==> flow/design.v (excerpt) <==
module multicycle_arithmetic(
    input clk, rst, start, 
    input [1:0] op, 
    input [7:0] a, b, 
    output reg done, 
    output reg [15:0] result
);
    reg [2:0] state;
    parameter IDLE = 3'b000, LOAD = 3'b001, ADD = 3'b010, SUB = 3'b011, 
              MUL = 3'b100, DIV = 3'b101, DONE = 3'b110;
    always @(posedge clk or posedge rst) begin
        if (rst) begin
            state <= IDLE;
            done <= 0;
            result <= 0;
        end else begin
            case (state)
                IDLE: begin
                    done <= 0;
                    if (start) state <= LOAD;
                end
                LOAD: begin
                    case (op)
                        2'b00: state <= ADD;
                        2'b01: state <= SUB;
                        2'b10: state <= MUL;
                        2'b11: state <= DIV;
                        default: state <= DONE;
                    endcase
                end
                ADD: begin
                    result <= a + b;
                    state <= DONE;
                end
                SUB: begin
                    result <= a - b;
                    state <= DONE;
                end
                MUL: begin
                    result <= a * b;
                    state <= DONE;
                end
                DIV: begin
                    result <= (b != 0) ? a / b : 16'hFFFF;  
                    state <= DONE;
                end
                DONE: begin
                    done <= 1;
                    state <= IDLE;
                end
                default: state <= IDLE;
            endcase
        end
    end
endmodule
Size in the first run: ~1200 cells after synthesis, roughly 38 I/O pins.
clock: 20.4 ns
lec_check: 0
cap_margin: 25
cell_pad_in_sites_detail_placement: 2
core_aspect_ratio: 0.64
core_margin: 2
core_utilization: 69
gpl_timing_driven: 1
place_density: 0.7
setup_slack_margin: 1.57
slew_margin: 5
tns_end_percent: 45
run.sh (not shown) runs the stock make flow with config.mk's settings and CLKGATE_MAP_FILE=.
The first run did not get past 3_5_place_dp.
Then changed:
Settings changed: CAP_MARGIN 25 to 20, CELL_PAD_IN_SITES_DETAIL_PLACEMENT 2 to default, CORE_ASPECT_RATIO 0.64 to default, CORE_UTILIZATION 69 to 64, GPL_TIMING_DRIVEN 1 to default, PLACE_DENSITY 0.7 to default, SETUP_SLACK_MARGIN 1.57 to default, SLEW_MARGIN 5 to 20, TNS_END_PERCENT 45 to default.
Clock period 20.4 ns to 27.7 ns, I/O delays scaled along.
- The changed run failed in 4_1_cts (DPL-0033)
- die size is higher by a little under a tenth
- synthesized area stays the same
- synthesized cell count is unchanged
Then changed:
Settings changed: CORE_UTILIZATION 64 to 40, SETUP_SLACK_MARGIN from default to 5.0.
Clock period 27.7 ns to 34.5 ns, I/O delays scaled along.
What happened: With this change the flow ran to the end with no violations; synthesized cell count is unchanged; die size grows by 58%; synthesized area does not change.
Then changed:
Settings changed: CORE_UTILIZATION 40 to 26, CTS_CLUSTER_SIZE from default to 15, HOLD_SLACK_MARGIN from default to -0.08, SETUP_SLACK_MARGIN 5.0 to default.
Clock period 34.5 ns to 35.0 ns, I/O delays scaled along.
Result: Worst hold slack gets better by 0.014 ns; worst setup slack got worse by 0.35 ns; utilization decreases by 21 points.
Then changed:
Settings changed: CORE_UTILIZATION 26 to 40, CTS_CLUSTER_SIZE 15 to default, HOLD_SLACK_MARGIN -0.08 to default.
Result: Cell area went down slightly. Synthesized cell count does not change. Setup slack degrades by 0.15 ns. Via count is lower slightly.
Then changed:
Settings changed: ABC_AREA from default to 1, CAP_MARGIN 20 to 30, CORE_ASPECT_RATIO from default to 1.35, CORE_MARGIN 2 to 6, CORE_UTILIZATION 40 to 31, GPL_TIMING_DRIVEN from default to 0, PLACE_DENSITY_LB_ADDON from default to 0.06.
The changed run produced a clean layout.
Design area goes down by 1.5%.
Count of clock-buffer cells in the layout stays the same.
Setup slack gets better by 1.3 ns.
Routed wire length goes down by 5.2%.
Worst hold slack gets worse by 0.0067 ns.
Core utilization goes down by 12 points.
Critical path depth goes up by 79.
Cell count goes up by about 20%.

---

Starting RTL as in the previous note.
make LEC_CHECK=0 ABC_AREA=1 CAP_MARGIN=5 CORE_MARGIN=2 CORE_UTILIZATION=72 CTS_CLUSTER_DIAMETER=197 CTS_CLUSTER_SIZE=44 PLACE_DENSITY_LB_ADDON=0.27 SLEW_MARGIN=20 finish   # period 15.6 ns
The first run ended with an error in detailed placement (DPL-0033).
Edit:
- CAP_MARGIN: 5 -> 20
- CORE_UTILIZATION: 72 -> 68
- CTS_CLUSTER_DIAMETER: 197 -> default
- CTS_CLUSTER_SIZE: 44 -> 98
- PLACE_DENSITY_LB_ADDON: 0.27 -> default
- clock period: 15.6 -> 35.7 ns (I/O delays scaled with it)
Now the flow completed without violations. Die area rises by 5.7%. Synthesized area is unchanged. Synthesized cell count does not change.
Edit:
- ABC_AREA: 1 -> default
- CORE_UTILIZATION: 68 -> 58
- CTS_CLUSTER_SIZE: 98 -> default
- clock period: 35.7 -> 19.1 ns (I/O delays scaled with it)
=>
- The new run stopped in global routing
- synthesized cell count is lower by about 17%
- synthesized area is lower by about 1.6%
- die size is higher by about 15%
Edit:
- CORE_UTILIZATION: 58 -> 62
- clock period: 19.1 -> 35.7 ns (I/O delays scaled with it)
After rerunning:
- The changed run passed the timing, DRC and antenna checks
- die area is lower by 6.3%
- synthesized area does not change
- synthesized cell count does not change
Edit:
- CORE_UTILIZATION: 62 -> 58
- SETUP_SLACK_MARGIN: default -> -2.0
- TNS_END_PERCENT: default -> 5
- clock period: 35.7 -> 28.4 ns (I/O delays scaled with it)
=> The new run died in global routing with GRT-0232; synthesized cell count is unchanged; synthesized area does not change; die size went up by 6.7%.
Edit:
- CORE_UTILIZATION: 58 -> 59
- CTS_CLUSTER_SIZE: default -> 15
- HOLD_SLACK_MARGIN: default -> -0.08
- SETUP_SLACK_MARGIN: -2.0 -> -1.64
- clock period: 28.4 -> 35.0 ns (I/O delays scaled with it)
After rerunning: The new run reached the layout checks and failed them: negative setup slack. Area after synthesis stays the same. Synthesized cell count does not change. Die area shrinks by 1.6%.

---

Starting RTL as in the previous note.
clock: 15.6 ns
lec_check: 0
abc_area: 1
cap_margin: 5
core_margin: 2
core_utilization: 70
cts_cluster_diameter: 197
slew_margin: 20
The baseline failed in detailed placement (3_5_place_dp).
Rerun with:
- ABC_AREA: 1 -> unset
- CAP_MARGIN: 5 -> 20
- CORE_UTILIZATION: 70 -> 15
- CTS_CLUSTER_DIAMETER: 197 -> unset
- clock period: 15.6 -> 35.7 ns (I/O delays scaled with it)
=>
- Now the flow completed with no timing, DRC or antenna violations
- die area grows to 4.4 times its value
- area after synthesis shrinks by 1.6%
- synthesized cell count falls by 17%
Rerun with:
- ABC_AREA: unset -> 1
- CORE_UTILIZATION: 15 -> 70
- CTS_CLUSTER_DIAMETER: unset -> 218
- CTS_CLUSTER_SIZE: unset -> 14
- clock period: 35.7 -> 29.9 ns (I/O delays scaled with it)
Result: With this change the flow stopped in clock tree synthesis (4_1_cts). Die area is lower by well over a third. Synthesized cell count went up by about a fifth. Synthesized area rises slightly.
Rerun with:
- CAP_MARGIN: 20 -> 15
- CORE_ASPECT_RATIO: unset -> 1.35
- CORE_UTILIZATION: 70 -> 40
- CTS_CLUSTER_DIAMETER: 218 -> unset
- CTS_CLUSTER_SIZE: 14 -> unset
- clock period: 29.9 -> 35.0 ns (I/O delays scaled with it)
What happened: The changed run finished clean; die size climbs by 72%; synthesized cell count is unchanged; area after synthesis is unchanged.

---

The RTL this note starts from:
==> flow/design.v <==
module multicycle_arithmetic(
    input clk, rst, start, 
    input [1:0] op, 
    input [7:0] a, b, 
    output reg done, 
    output reg [15:0] result
);
    reg [2:0] state;
    parameter IDLE = 3'b000, LOAD = 3'b001, ADD = 3'b010, SUB = 3'b011, 
              MUL = 3'b100, DIV = 3'b101, DONE = 3'b110;
    always @(posedge clk or posedge rst) begin
        if (rst) begin
            state <= IDLE;
            done <= 0;
            result <= 0;
        end else begin
            case (state)
                IDLE: begin
                    done <= 0;
                    if (start) state <= LOAD;
                end
                LOAD: begin
                    case (op)
                        2'b00: state <= ADD;
                        2'b01: state <= SUB;
                        2'b10: state <= MUL;
                        2'b11: state <= DIV;
                        default: state <= DONE;
                    endcase
                end
                ADD: begin
                    result <= a + b;
                    state <= DONE;
                end
                SUB: begin
                    result <= a - b;
                    state <= DONE;
                end
                MUL: begin
                    result <= a * b;
                    state <= DONE;
                end
                DIV: begin
                    result <= (b != 0) ? a / b : 16'hFFFF;  
                    state <= DONE;
                end
                DONE: begin
                    done <= 1;
                    state <= IDLE;
                end
                default: state <= IDLE;
            endcase
        end
    end
endmodule
clock: 13.5 ns
lec_check: 0
abc_area: 1
cap_margin: 20
core_aspect_ratio: 0.5
core_margin: 2
core_utilization: 72
cts_cluster_diameter: 350
cts_cluster_size: 98
place_density: 0.42
slew_margin: 20
tns_end_percent: 10
The baseline ended with an error in detailed placement.
Rerun with:
--- a/flow/config.mk
+++ b/flow/config.mk
@@ -9,9 +9,6 @@
 export CAP_MARGIN = 20
-export CORE_ASPECT_RATIO = 0.5
 export CORE_MARGIN = 2
-export CORE_UTILIZATION = 72
-export CTS_CLUSTER_DIAMETER = 350
+export CORE_UTILIZATION = 61
+export CTS_CLUSTER_DIAMETER = 322
 export CTS_CLUSTER_SIZE = 98
-export PLACE_DENSITY = 0.42
 export SLEW_MARGIN = 20
-export TNS_END_PERCENT = 10
==> flow/constraint.sdc (replaced) <==
create_clock -name core_clock -period 19.1 [get_ports {clk}]
set_input_delay 3.8200 -clock core_clock [delete_from_list [all_inputs] [get_ports {clk}]]
set_output_delay 3.8200 -clock core_clock [all_outputs]
set_load 0.01 [all_outputs]
With this change the flow died in clock tree synthesis with DPL-0038.
Synthesized area is unchanged.
Synthesized cell count does not change.
Die area went up by 17%.
Rerun with:
--- a/flow/config.mk
+++ b/flow/config.mk
@@ -7,8 +7,5 @@
 export LEC_CHECK = 0
-export ABC_AREA = 1
 export CAP_MARGIN = 20
 export CORE_MARGIN = 2
-export CORE_UTILIZATION = 61
-export CTS_CLUSTER_DIAMETER = 322
-export CTS_CLUSTER_SIZE = 98
+export CORE_UTILIZATION = 40
 export SLEW_MARGIN = 20
==> flow/constraint.sdc (replaced) <==
create_clock -name core_clock -period 34.5 [get_ports {clk}]
set_input_delay 6.9000 -clock core_clock [delete_from_list [all_inputs] [get_ports {clk}]]
set_output_delay 6.9000 -clock core_clock [all_outputs]
set_load 0.01 [all_outputs]
The new run finished clean.
Die size rose by well over a third.
Area after synthesis decreases slightly.
Synthesized cell count decreases by about a fifth.
Rerun with:
--- a/flow/config.mk
+++ b/flow/config.mk
@@ -9,3 +9,5 @@
 export CORE_MARGIN = 2
-export CORE_UTILIZATION = 40
+export CORE_UTILIZATION = 70
+export CTS_CLUSTER_DIAMETER = 218
+export CTS_CLUSTER_SIZE = 37
 export SLEW_MARGIN = 20
==> flow/constraint.sdc (replaced) <==
create_clock -name core_clock -period 32.5 [get_ports {clk}]
set_input_delay 6.5000 -clock core_clock [delete_from_list [all_inputs] [get_ports {clk}]]
set_output_delay 6.5000 -clock core_clock [all_outputs]
set_load 0.01 [all_outputs]
Now the flow died in clock tree synthesis.
Synthesized area stays the same.
Die size falls by 42%.
Synthesized cell count is unchanged.
Rerun with:
--- a/flow/config.mk
+++ b/flow/config.mk
@@ -7,2 +7,3 @@
 export LEC_CHECK = 0
+export ABC_AREA = 1
 export CAP_MARGIN = 20
@@ -11,3 +12,6 @@
 export CTS_CLUSTER_DIAMETER = 218
-export CTS_CLUSTER_SIZE = 37
+export CTS_CLUSTER_SIZE = 73
+export HOLD_SLACK_MARGIN = 0.3
+export PLACE_DENSITY = 0.65
+export SETUP_SLACK_MARGIN = -2.0
 export SLEW_MARGIN = 20
==> flow/constraint.sdc (replaced) <==
create_clock -name core_clock -period 30.0 [get_ports {clk}]
set_input_delay 6.0000 -clock core_clock [delete_from_list [all_inputs] [get_ports {clk}]]
set_output_delay 6.0000 -clock core_clock [all_outputs]
set_load 0.01 [all_outputs]
After rerunning: This time the run ended with an error in global routing, error DPL-0038; synthesized area came out higher by about 1.6%; die size came out higher by 1.5%; synthesized cell count came out higher by 21%.

---

RTL: the design.v shown in full above, as it stands there.
==> flow/config.mk <==
export PLATFORM = sky130hd
export DESIGN_NAME = multicycle_arithmetic
export DESIGN_NICKNAME = multicycle_arithmetic
export VERILOG_FILES = /design/flow/design.v
export SDC_FILE = /design/flow/constraint.sdc
export NUM_CORES = 4
export LEC_CHECK = 0
export ABC_AREA = 1
export CAP_MARGIN = 20
export CORE_MARGIN = 2
export CORE_UTILIZATION = 66
export CTS_CLUSTER_DIAMETER = 218
export CTS_CLUSTER_SIZE = 73
export HOLD_SLACK_MARGIN = 0.3
export SLEW_MARGIN = 20
==> flow/constraint.sdc <==
create_clock -name core_clock -period 30.0 [get_ports {clk}]
set_input_delay 6.0000 -clock core_clock [delete_from_list [all_inputs] [get_ports {clk}]]
set_output_delay 6.0000 -clock core_clock [all_outputs]
set_load 0.01 [all_outputs]
The starting point reached the layout checks and failed them: setup timing.
Then changed:
CAP_MARGIN = 0   (was 20)
CORE_UTILIZATION = 72   (was 66)
CTS_CLUSTER_DIAMETER = unset   (was 218)
CTS_CLUSTER_SIZE = 89   (was 73)
HOLD_SLACK_MARGIN = 0.29   (was 0.3)
PLACE_DENSITY_LB_ADDON = 0.22   (was unset)
SETUP_SLACK_MARGIN = -2.0   (was unset)
TNS_END_PERCENT = 35   (was unset)
Outcome:
- The new run aborted during clock tree synthesis (4_1_cts) with DPL-0033
- die area shrinks by about 8%
- synthesized area does not change
- synthesized cell count stays the same
Then changed:
ABC_AREA = unset   (was 1)
CAP_MARGIN = 20   (was 0)
CTS_CLUSTER_DIAMETER = 225   (was unset)
CTS_CLUSTER_SIZE = 56   (was 89)
HOLD_SLACK_MARGIN = unset   (was 0.29)
PLACE_DENSITY_LB_ADDON = unset   (was 0.22)
SETUP_SLACK_MARGIN = unset   (was -2.0)
TNS_END_PERCENT = unset   (was 35)
clock period = 23.5 ns   (was 30.0 ns; I/O delays follow)
=>
- With this change the flow never finished: it broke off in detailed placement (3_5_place_dp)
- synthesized area drops by about 1.6%
- die area drops by about 1.5%
- synthesized cell count drops by 17%
Then changed:
SETUP_SLACK_MARGIN = -1.61   (was unset)
clock period = 21.1 ns   (was 23.5 ns; I/O delays follow)
The new run aborted during detailed placement (3_5_place_dp).
Synthesized area does not change.
Synthesized cell count is unchanged.
Die area stays the same.

---

== v17 ==
Starts from the design.v that is shown in full above.
make LEC_CHECK=0 ABC_AREA=1 CAP_MARGIN=25 CELL_PAD_IN_SITES_DETAIL_PLACEMENT=2 CORE_MARGIN=2 CORE_UTILIZATION=60 CTS_CLUSTER_SIZE=33 PLACE_DENSITY_LB_ADDON=0.26 SLEW_MARGIN=15 finish   # period 35.0 ns
For v17, the flow was terminated by a tool error in 3_5_place_dp and produced no final design.
For v12, these inputs were changed with respect to v17:
Settings: removing PLACE_DENSITY_LB_ADDON (formerly 0.26); setting SETUP_SLACK_MARGIN to -2.0 for the first time; removing ABC_AREA (formerly 1); setting TNS_END_PERCENT to 25 for the first time; changing CORE_UTILIZATION from 60 to 40; changing CORE_MARGIN from 2 to 10; setting CTS_CLUSTER_DIAMETER to 290 for the first time; changing CTS_CLUSTER_SIZE from 33 to 100; changing CAP_MARGIN from 25 to 20; removing CELL_PAD_IN_SITES_DETAIL_PLACEMENT (formerly 2); changing SLEW_MARGIN from 15 to 0.
--- outcome ---
- v12 finished every stage; the final checks, however, were not passed, the failures being negative setup slack.
- As far as count of library flops with an enable pin goes, v12 and v17 are indistinguishable; the numbers are identical.
- NOTE: synthesized cell count in v12 falls short of that of v17
- Sort v12 and v17 by post-synthesis instance area, descending, and v17 comes first.
- v12 gives more multiplexer area fraction after synthesis than v17 did.
- Area fraction in full adders, half adders and majority gates: v12 vs v17 up 0.47 points
- In the floorplan summary, v12 is listed with a die area greater than that of v17.
- Looking only at AND-OR/OR-AND share of the synthesized area, and setting everything else aside, the higher value of v12 and v17 goes to v12.
Changes in v14 relative to v12:
Settings: changing CORE_MARGIN from 10 to 2; removing TNS_END_PERCENT (formerly 25); changing SLEW_MARGIN from 0 to 5; setting ABC_AREA to 1 for the first time; changing CORE_UTILIZATION from 40 to 26; changing SETUP_SLACK_MARGIN from -2.0 to -1.53; changing CTS_CLUSTER_SIZE from 100 to 15; setting HOLD_SLACK_MARGIN to -0.08 for the first time; removing CTS_CLUSTER_DIAMETER (formerly 290).
==> comparison <==
v14 went all the way through the flow, and no timing, DRC or antenna check failed. Final checks on v12, whose flow otherwise completed, came back failing, citing negative setup slack. Relative to v12, arrival time at the worst endpoint decreased by 1.46 ns in v14. From v12 to v14 the numbers moved as follows: mean post-synth cell area saw a decrease, biggest cell delay along the critical path saw a decrease. In the flow results for v14 and v12, the number of cells on the worst hold path is larger on v14. Compared with v12, routed length per placed instance in v14 decreased by more than a quarter.
Here is what was changed in the inputs of v22 compared with v14.
Settings: CORE_MARGIN: 2 -> 7; SLEW_MARGIN: 5 -> 15; CORE_UTILIZATION: 26 -> 56; SETUP_SLACK_MARGIN: -1.53 -> 3.9; CTS_CLUSTER_SIZE: 15 -> 33; PLACE_DENSITY_LB_ADDON: unset -> 0.19; GPL_ROUTABILITY_DRIVEN: unset -> 1; HOLD_SLACK_MARGIN: -0.08 -> unset; CAP_MARGIN: 20 -> 40; CELL_PAD_IN_SITES_DETAIL_PLACEMENT: unset -> 2.
Results
- v22 did not make it past 3_5_place_dp, where a tool error ended it.
- As of v22, die area had fallen by more than a quarter compared to v14.
- Going from v14 to v22, the starting density of the core was found to have gone up by 32 points.
- Between v14 and v22, core outline area decreased.
- Row count: v22 vs v14 down 23
- Reported for v14 and v22, total of buffers placed on input and output ports turned out identical to the last digit.
- Adder-cell area share of the yosys netlist: v22 vs v14 identical
